==> run M: inputs <==
// LMFE
module LMFE ( clk, reset, Din, in_en, busy, out_valid, Dout, mem_cen, mem_wen, mem_addr, mem_d, mem_q);
input   clk;
input   reset;
input   in_en;
output  busy;
output  out_valid;
input   [7:0]  Din;
output  [7:0]  Dout;
output  mem_cen;
output  mem_wen;
output  [9:0]  mem_addr;
output  [7:0]  mem_d;
input   [7:0]  mem_q;
wire [7:0] med_d_w;
wire med_en_w;
wire med_del_w;
wire newline_w;
control MainCT( .clk(clk), .rst(reset), .data_in(Din), .in_en(in_en), .busy(busy), .med_data(med_d_w), .med_en(med_en_w), .med_del(med_del_w), .cen(mem_cen), .wen(mem_wen), .addr(mem_addr), .memd(mem_d), .memq(mem_q), .out_valid(out_valid), .newline(newline_w));
insert_sort med(.clk(clk), .rst(reset) , .data_valid(med_en_w) , .data_in(med_d_w), .data_out(Dout), .del_valid(med_del_w), .newline(newline_w)); 
endmodule
export LEC_CHECK = 0
export CAP_MARGIN = 15
export CELL_PAD_IN_SITES_GLOBAL_PLACEMENT = 1
export CORE_ASPECT_RATIO = 0.83
export CORE_MARGIN = 10
export CORE_UTILIZATION = 40
export CTS_CLUSTER_SIZE = 23
export GPL_ROUTABILITY_DRIVEN = 1
export HOLD_SLACK_MARGIN = -0.06
export MAX_ROUTING_LAYER = met4
export PLACE_DENSITY_LB_ADDON = 0.16
export SETUP_SLACK_MARGIN = 0.61
export SLEW_MARGIN = 20
export TNS_END_PERCENT = 60
create_clock -name core_clock -period 6.0 [get_ports {clk}]
run.sh (not shown) runs the stock make flow with config.mk's settings and CLKGATE_MAP_FILE=.
==> run P (differences from run M) <==
- ABC_AREA: not set -> 1
- CAP_MARGIN: 15 -> 20
- CELL_PAD_IN_SITES_DETAIL_PLACEMENT: not set -> 2
- CELL_PAD_IN_SITES_GLOBAL_PLACEMENT: 1 -> 3
- CORE_ASPECT_RATIO: 0.83 -> not set
- CORE_MARGIN: 10 -> 7
- CTS_CLUSTER_SIZE: 23 -> not set
- GPL_ROUTABILITY_DRIVEN: 1 -> 0
- HOLD_SLACK_MARGIN: -0.06 -> 0.23
- MIN_ROUTING_LAYER: not set -> met2
- PLACE_DENSITY_LB_ADDON: 0.16 -> 0.15
- SETUP_SLACK_MARGIN: 0.61 -> not set
- TNS_END_PERCENT: 60 -> not set
==> run G (differences from run M) <==
- CAP_MARGIN: 15 -> 10
- CORE_ASPECT_RATIO: 0.83 -> 1.06
- CORE_MARGIN: 10 -> 2
- CORE_UTILIZATION: 40 -> 60
- CTS_CLUSTER_SIZE: 23 -> 81
- GPL_ROUTABILITY_DRIVEN: 1 -> not set
- GPL_TIMING_DRIVEN: not set -> 1
- MAX_ROUTING_LAYER: met4 -> not set
- MIN_ROUTING_LAYER: not set -> met1
- PLACE_DENSITY: not set -> 0.62
- PLACE_DENSITY_LB_ADDON: 0.16 -> not set
- SETUP_SLACK_MARGIN: 0.61 -> not set
- TNS_END_PERCENT: 60 -> not set
==> flow/constraint.sdc (replaced) <==
create_clock -name core_clock -period 3.54 [get_ports {clk}]
set_input_delay 0.7080 -clock core_clock [delete_from_list [all_inputs] [get_ports {clk}]]
set_output_delay 0.7080 -clock core_clock [all_outputs]
set_load 0.01 [all_outputs]
==> results <==
Logic Gate Count: run M 3,201; run P 3,668; run G 3,201
Area used by sequential logic in the layout: run M 0.0124 mm^2; run P 0.0124 mm^2; run G 0.0124 mm^2
Clk ins delay skew pair: run M 0.67 ns; run P 0.66 ns; run G 0.61 ns
Number of placed cells counting well taps: run M 5,445; run P 6,202; run G 5,152
AND-OR/OR-AND share of the synthesized area: run M 0.233; run P 0.294; run G 0.233
Pre-Place Util: run M 0.405; run P 0.403; run G 0.609
Total met2 wirelength after detailed routing: run M 48,700 um; run P 79,800 um; run G 50,600 um
Count of instantiated cells in the yosys netlist: run M 4,313; run P 5,077; run G 4,313
Inverter count: run M 408; run P 712; run G 408
Hold Startpoint: run M MainCT.med_del_r$_DFF_PP0_; run P MainCT.med_en_r$_DFF_PP0_; run G MainCT.med_en_r$_DFF_PP0_
Number of global-route vias before repair: run M 32,200; run P 59,900; run G 32,900
Number of nets at floorplan: run M 4,747; run P 5,511; run G 4,747
Number of iterations in the first detailed-routing pass: run M 6; run P 13; run G 7
Average instance area after synthesis: run M 8.80 um^2; run P 7.40 um^2; run G 8.80 um^2
Fraction of area in registers: run M 0.296; run P 0.300; run G 0.292
Met3 GRT Util: run M 0.0233; run P 0.568; run G 0.0337
Status: run M no timing/DRC/antenna violations; run P no timing/DRC/antenna violations; run G no timing/DRC/antenna violations
Final Hold Slack: run M 0.421 ns; run P 0.412 ns; run G 0.423 ns
Cell at the slowest stage of the critical path: run M sky130_fd_sc_hd__dfrtp_4; run P sky130_fd_sc_hd__inv_2; run G sky130_fd_sc_hd__or4_4
